==> tundra: inputs <==
Design Circle_Area_Calculator, start of the top module:
module Circle_Area_Calculator(clk, rst, radius, area);
  input wire clk, rst;
  input wire [31:0] radius;
  output reg [31:0] area;
  wire [31:0] Square_radius, Result;
  parameter Pi = 32'b01000000010010010000111111010000;
  FloatMultiplier_rounding FM0(.Multiplicand(radius), .Multiplier(radius), .Result(Square_radius));
  FloatMultiplier_rounding FM1(.Multiplicand(Square_radius), .Multiplier(Pi), .Result(Result));
  always @(posedge clk) begin
	if(rst) begin
		area[31:0] <= 1'b0;
	end else begin
		area[31:0] <= Result[31:0];
	end
  end
endmodule
Settings: LEC_CHECK=0, ABC_AREA=1, CAP_MARGIN=5, CORE_MARGIN=2, CORE_UTILIZATION=72, CTS_CLUSTER_DIAMETER=219, CTS_CLUSTER_SIZE=82, GPL_TIMING_DRIVEN=1, HOLD_SLACK_MARGIN=-0.09, MAX_ROUTING_LAYER=met4, PLACE_DENSITY_LB_ADDON=0.01, SETUP_SLACK_MARGIN=-0.45, SLEW_MARGIN=20; clock period 24.4 ns.
run.sh (not shown) runs the stock make flow with config.mk's settings and CLKGATE_MAP_FILE=.
==> inputs of quartz, as changes to tundra <==
CTS_CLUSTER_DIAMETER = 140   (was 219)
CTS_CLUSTER_SIZE = default   (was 82)
GPL_TIMING_DRIVEN = default   (was 1)
HOLD_SLACK_MARGIN = default   (was -0.09)
MAX_ROUTING_LAYER = default   (was met4)
PLACE_DENSITY_LB_ADDON = default   (was 0.01)
SETUP_SLACK_MARGIN = default   (was -0.45)
==> flow/constraint.sdc (replaced) <==
create_clock -name core_clock -period 16.2 [get_ports {clk}]
set_input_delay 3.2400 -clock core_clock [delete_from_list [all_inputs] [get_ports {clk}]]
set_output_delay 3.2400 -clock core_clock [all_outputs]
set_load 0.01 [all_outputs]
==> comparison table <==
item                                                                       tundra                             quartz
Height of the die                                                   216.2 microns                      216.2 microns
Outcome                                                            did not finish                     did not finish
Stage where the flow stopped                             global routing (5_1_grt)  detailed placement (3_5_place_dp)
Fp util                                                                    0.7317                             0.7317
Netlist area before placement                                       0.03243 sq mm                      0.03243 sq mm
Area fraction of the dominant cell type after synthesis                    0.2431                             0.2431
Yosys synthesis chip area                                           0.03243 sq mm                      0.03243 sq mm
Yosys top cell by instances                                                 inv_1                              inv_1
Most area-hungry cell type in the Yosys netlist                              ha_1                               ha_1
Cell count after synthesis                                                   5045                               5045
Routability-driven placement congestion ratio                              0.9867                             0.9902
Total of buffers placed on input and output ports                              62                                 62
Core area                                                           0.04432 sq mm                      0.04432 sq mm
Register share after synthesis                                            0.01914                            0.01914
Yosys simple share                                                         0.2056                             0.2056
Most used flip-flop cell after synthesis                                  dfxtp_1                            dfxtp_1
IO Count                                                                       66                                 66
Cell Rows                                                                      77                                 77
Post-Synthesis Mean Instance Area                                     6.428 sq um                        6.428 sq um
Total of warnings raised by yosys                                               2                                  2
Share of synthesized area spent on multiplexers                                 0                                  0

* * *

==> job 7531: inputs <==
Circle_Area_Calculator again, from the RTL that the note above started with.
// Circle_Area_Calculator
module Circle_Area_Calculator(clk, rst, radius, area);
  input wire clk, rst;
  input wire [31:0] radius;
  output reg [31:0] area;
  wire [31:0] Square_radius, Result;
  parameter Pi = 32'b01000000010010010000111111010000;
  FloatMultiplier_rounding FM0(.Multiplicand(radius), .Multiplier(radius), .Result(Square_radius));
  FloatMultiplier_rounding FM1(.Multiplicand(Square_radius), .Multiplier(Pi), .Result(Result));
  always @(posedge clk) begin
	if(rst) begin
		area[31:0] <= 1'b0;
	end else begin
		area[31:0] <= Result[31:0];
	end
  end
endmodule
Settings: LEC_CHECK=0, ABC_AREA=1, CAP_MARGIN=35, CELL_PAD_IN_SITES_DETAIL_PLACEMENT=2, CELL_PAD_IN_SITES_GLOBAL_PLACEMENT=2, CORE_MARGIN=2, CORE_UTILIZATION=47, GPL_TIMING_DRIVEN=0, MAX_ROUTING_LAYER=met5, MIN_ROUTING_LAYER=met2, SLEW_MARGIN=20; clock period 21.6 ns.
==> job 5435: changes against job 7531 <==
==> flow/config.mk (replaced) <==
export PLATFORM = sky130hd
export DESIGN_NAME = Circle_Area_Calculator
export DESIGN_NICKNAME = Circle_Area_Calculator
export VERILOG_FILES = /design/flow/design.v
export SDC_FILE = /design/flow/constraint.sdc
export NUM_CORES = 4
export LEC_CHECK = 0
export ABC_AREA = 1
export CAP_MARGIN = 20
export CORE_MARGIN = 2
export CORE_UTILIZATION = 49
export CTS_CLUSTER_DIAMETER = 59
export CTS_CLUSTER_SIZE = 100
export SLEW_MARGIN = 20
export TNS_END_PERCENT = 5
==> flow/constraint.sdc (replaced) <==
create_clock -name core_clock -period 30.0 [get_ports {clk}]
set_input_delay 6.0000 -clock core_clock [delete_from_list [all_inputs] [get_ports {clk}]]
set_output_delay 6.0000 -clock core_clock [all_outputs]
set_load 0.01 [all_outputs]
==> metrics.log <==
[report] extracting results
[metrics] die span in y: 266.7 um
[metrics] Total Die Area: 0.07111 mm^2
[metrics] most frequently used cell type in the post-synthesis netlist: inv_1
[metrics] FP Util: 0.4736
[metrics] final weighted congestion in routability-driven placement: 0.9647
[metrics] cell types with the highest counts after synthesis: inv_1 (1077), nand2_1 (925), ha_1 (630)
[metrics] failing step: 3_5_place_dp
[metrics] Synth Instances: 5045
[metrics] Core Area: 0.06847 mm^2
[metrics] x dimension of the die: 266.7 um
[metrics] area of the mapped netlist: 0.03243 mm^2
[metrics] status: aborted with a tool error
[metrics] Yosys chip area: 0.03243 mm^2
[metrics] tool error: [ERROR DPL-0033] detailed placement checks failed during check placement.
[metrics] Adder-Cell Fraction of Synth Area: 0.3073
[metrics] row cnt: 96
[end of results for job 7531]
==> metrics.log <==
[flow] final metrics
[metrics] number of clock-tree buffers in the layout: 6
[metrics] Max-Cap Viols: 0
[metrics] via-per-instance ratio: 5.023
[metrics] final weighted congestion in routability-driven placement: 0.8756
[metrics] x dimension of the die: 261.3 um
[metrics] Core Area: 0.06563 mm^2
[metrics] status: timing/DRC/antenna clean
[metrics] Core Util, Final: 0.5279
[metrics] FP Util: 0.4941
[metrics] Total Die Area: 0.06825 mm^2
[metrics] row cnt: 94
[metrics] Worst Min Path Start: radius[29]
[metrics] die span in y: 261.3 um
[metrics] Synth Instances: 5045
[metrics] synthesized area per cell: 6.428 um^2
[metrics] transition at the pin with the smallest max-transition slack: 0.7621 ns
[metrics] area of the mapped netlist: 0.03243 mm^2
[metrics] Adder-Cell Fraction of Synth Area: 0.3073
[end of results for job 5435]
